==> flow/design.v (excerpt) <==
module QAM(clk, rst, en, Din, IFout);
input clk, rst, en;
input Din;
output reg signed [17:0] IFout;
wire [1:0] spc_out;
wire [1:0] sm_i;
wire [1:0] sm_q;
wire [1:0] lf_i;
wire [1:0] lf_q;
wire [1:0] usi_i;
wire [1:0] usi_q;
wire signed [17:0] srrc_i;
wire signed [17:0] srrc_q;
wire en0;
wire en1;
wire en2;
wire en3;
reg sm_ctrl;
reg [3:0] usi_ctrl;
reg [1:0] mix_cnt;
reg sync_i0, sync_i1, sync_q0, sync_q1;
reg ce2;
always @(posedge clk or posedge rst) begin
	if (rst) begin
	    ce2 <= 1'd0;
	end
	else begin
		ce2 <= ~ce2;
	end
end
assign en0 = en & ce2;
always @(posedge clk or posedge rst) begin
	if (rst) begin
	    sync_i0 <= 1'd0;
	    sync_q0 <= 1'd0; 
	end
	else begin
		sync_i0 <= sm_i[1];
		sync_q0 <= sm_q[1];
	end
end
always @(posedge clk or posedge rst) begin
	if (rst) begin
	    sync_i1 <= 1'd0;
	    sync_q1 <= 1'd0;
	end
	else begin
		sync_i1 <= sync_i0;
		sync_q1 <= sync_q0;
	end
end
always @(posedge clk or posedge rst) begin
	if (rst) begin
	    sm_ctrl <= 1'd0;
	end
	else if (ce2) begin
		sm_ctrl <= ~sm_ctrl;
	end
end
assign en1 = (sm_ctrl & ce2) ? 1'd1 : 1'd0;
always @(posedge clk or posedge rst) begin
	if (rst) begin
	    usi_ctrl <= 1'd0;
	end
	else if(en) begin
		if(usi_ctrl == 4'd8) usi_ctrl <= usi_ctrl;
		else usi_ctrl <= usi_ctrl + 4'd1;
	end
end
assign en2 = (usi_ctrl == 4'd8) ? 1'd1 : 1'd0;
assign en3 = 1'd1;
assign lf_i = {sync_i1, 1'd1};
assign lf_q = {sync_q1, 1'd1};
SPC u_SPC(.clk(clk),
	      .rst(rst),
	      .en(en0),
	      .Din(Din),
	      .OUT(spc_out)
	      );
SM u_SM(.clk(clk),
	    .rst(rst),
	    .en(en1),
	    .Din(spc_out),
	    .I(sm_i),
	    .Q(sm_q)
	    );
USI u_USI_i(.clk(clk),
	        .rst(rst),
	        .en(en2),
	        .lf_in(lf_i),
	        .hf_out(usi_i)
	        );
USI u_USI_q(.clk(clk),
	        .rst(rst),
	        .en(en2),
	        .lf_in(lf_q),
	        .hf_out(usi_q)
	        );
SRRC u_SRRC_i(.clk(clk),
	          .rst(rst),
	          .en(en3),
	          .Din(usi_i),
	          .Dout(srrc_i)
	          );
SRRC u_SRRC_q(.clk(clk),
	          .rst(rst),
	          .en(en3),
	          .Din(usi_q),
	          .Dout(srrc_q)
	          );
  ...
==> flow/config.mk <==
export PLATFORM = sky130hd
export DESIGN_NAME = QAM
export DESIGN_NICKNAME = QAM
export VERILOG_FILES = /design/flow/design.v
export SDC_FILE = /design/flow/constraint.sdc
export NUM_CORES = 4
export LEC_CHECK = 0
export CAP_MARGIN = 5
export CELL_PAD_IN_SITES_DETAIL_PLACEMENT = 0
export CORE_ASPECT_RATIO = 0.89
export CORE_MARGIN = 2
export CORE_UTILIZATION = 70
export CTS_CLUSTER_SIZE = 31
export MIN_ROUTING_LAYER = met1
export PLACE_DENSITY = 0.64
export SETUP_SLACK_MARGIN = 0.37
export SLEW_MARGIN = 20
==> flow/constraint.sdc <==
create_clock -name core_clock -period 3.73 [get_ports {clk}]
set_input_delay 0.7460 -clock core_clock [delete_from_list [all_inputs] [get_ports {clk}]]
set_output_delay 0.7460 -clock core_clock [all_outputs]
set_load 0.01 [all_outputs]
run.sh (not shown) runs the stock make flow with config.mk's settings and CLKGATE_MAP_FILE=.
The first run produced a layout that fails on negative setup slack.
Then changed:
--- a/flow/config.mk
+++ b/flow/config.mk
@@ -10,8 +10,7 @@
 export CORE_ASPECT_RATIO = 0.89
 export CORE_MARGIN = 2
-export CORE_UTILIZATION = 70
-export CTS_CLUSTER_SIZE = 31
+export CORE_UTILIZATION = 65
+export CTS_CLUSTER_DIAMETER = 338
 export MIN_ROUTING_LAYER = met1
-export PLACE_DENSITY = 0.64
-export SETUP_SLACK_MARGIN = 0.37
+export SETUP_SLACK_MARGIN = -0.25
 export SLEW_MARGIN = 20
==> flow/constraint.sdc (replaced) <==
create_clock -name core_clock -period 2.59 [get_ports {clk}]
set_input_delay 0.5180 -clock core_clock [delete_from_list [all_inputs] [get_ports {clk}]]
set_output_delay 0.5180 -clock core_clock [all_outputs]
set_load 0.01 [all_outputs]
=>
- Now the flow finished but failed the layout checks on negative hold slack, max-capacitance violations, max-slew violations, negative setup slack
- area after synthesis stays the same
- utilization increases by 5.4 points
- final area increases by about a fifth
- synthesized cell count is unchanged
- maximum frequency came out lower by about a fifth
- sequential share of layout area goes down by 3.9 points
- clock skew climbs by 0.0086 ns
Then changed:
==> flow/config.mk (replaced) <==
export PLATFORM = sky130hd
export DESIGN_NAME = QAM
export DESIGN_NICKNAME = QAM
export VERILOG_FILES = /design/flow/design.v
export SDC_FILE = /design/flow/constraint.sdc
export NUM_CORES = 4
export LEC_CHECK = 0
export CAP_MARGIN = 20
export CORE_MARGIN = 2
export CORE_UTILIZATION = 40
export SLEW_MARGIN = 20
==> flow/constraint.sdc (replaced) <==
create_clock -name core_clock -period 4.66 [get_ports {clk}]
set_input_delay 0.9320 -clock core_clock [delete_from_list [all_inputs] [get_ports {clk}]]
set_output_delay 0.9320 -clock core_clock [all_outputs]
set_load 0.01 [all_outputs]
This time the run ran to the end with no violations.
Via count falls by 34%.
Die area rises by 62%.
Synthesized area does not change.
Global-route usage falls by 22 points.
Then changed:
==> flow/constraint.sdc (replaced) <==
create_clock -name core_clock -period 5.0 [get_ports {clk}]
set_input_delay 1.0000 -clock core_clock [delete_from_list [all_inputs] [get_ports {clk}]]
set_output_delay 1.0000 -clock core_clock [all_outputs]
set_load 0.01 [all_outputs]
Result: Flip-flop count stays the same; die size stays the same; count of clock-buffer cells in the layout fell by 8; cell area hardly moves.
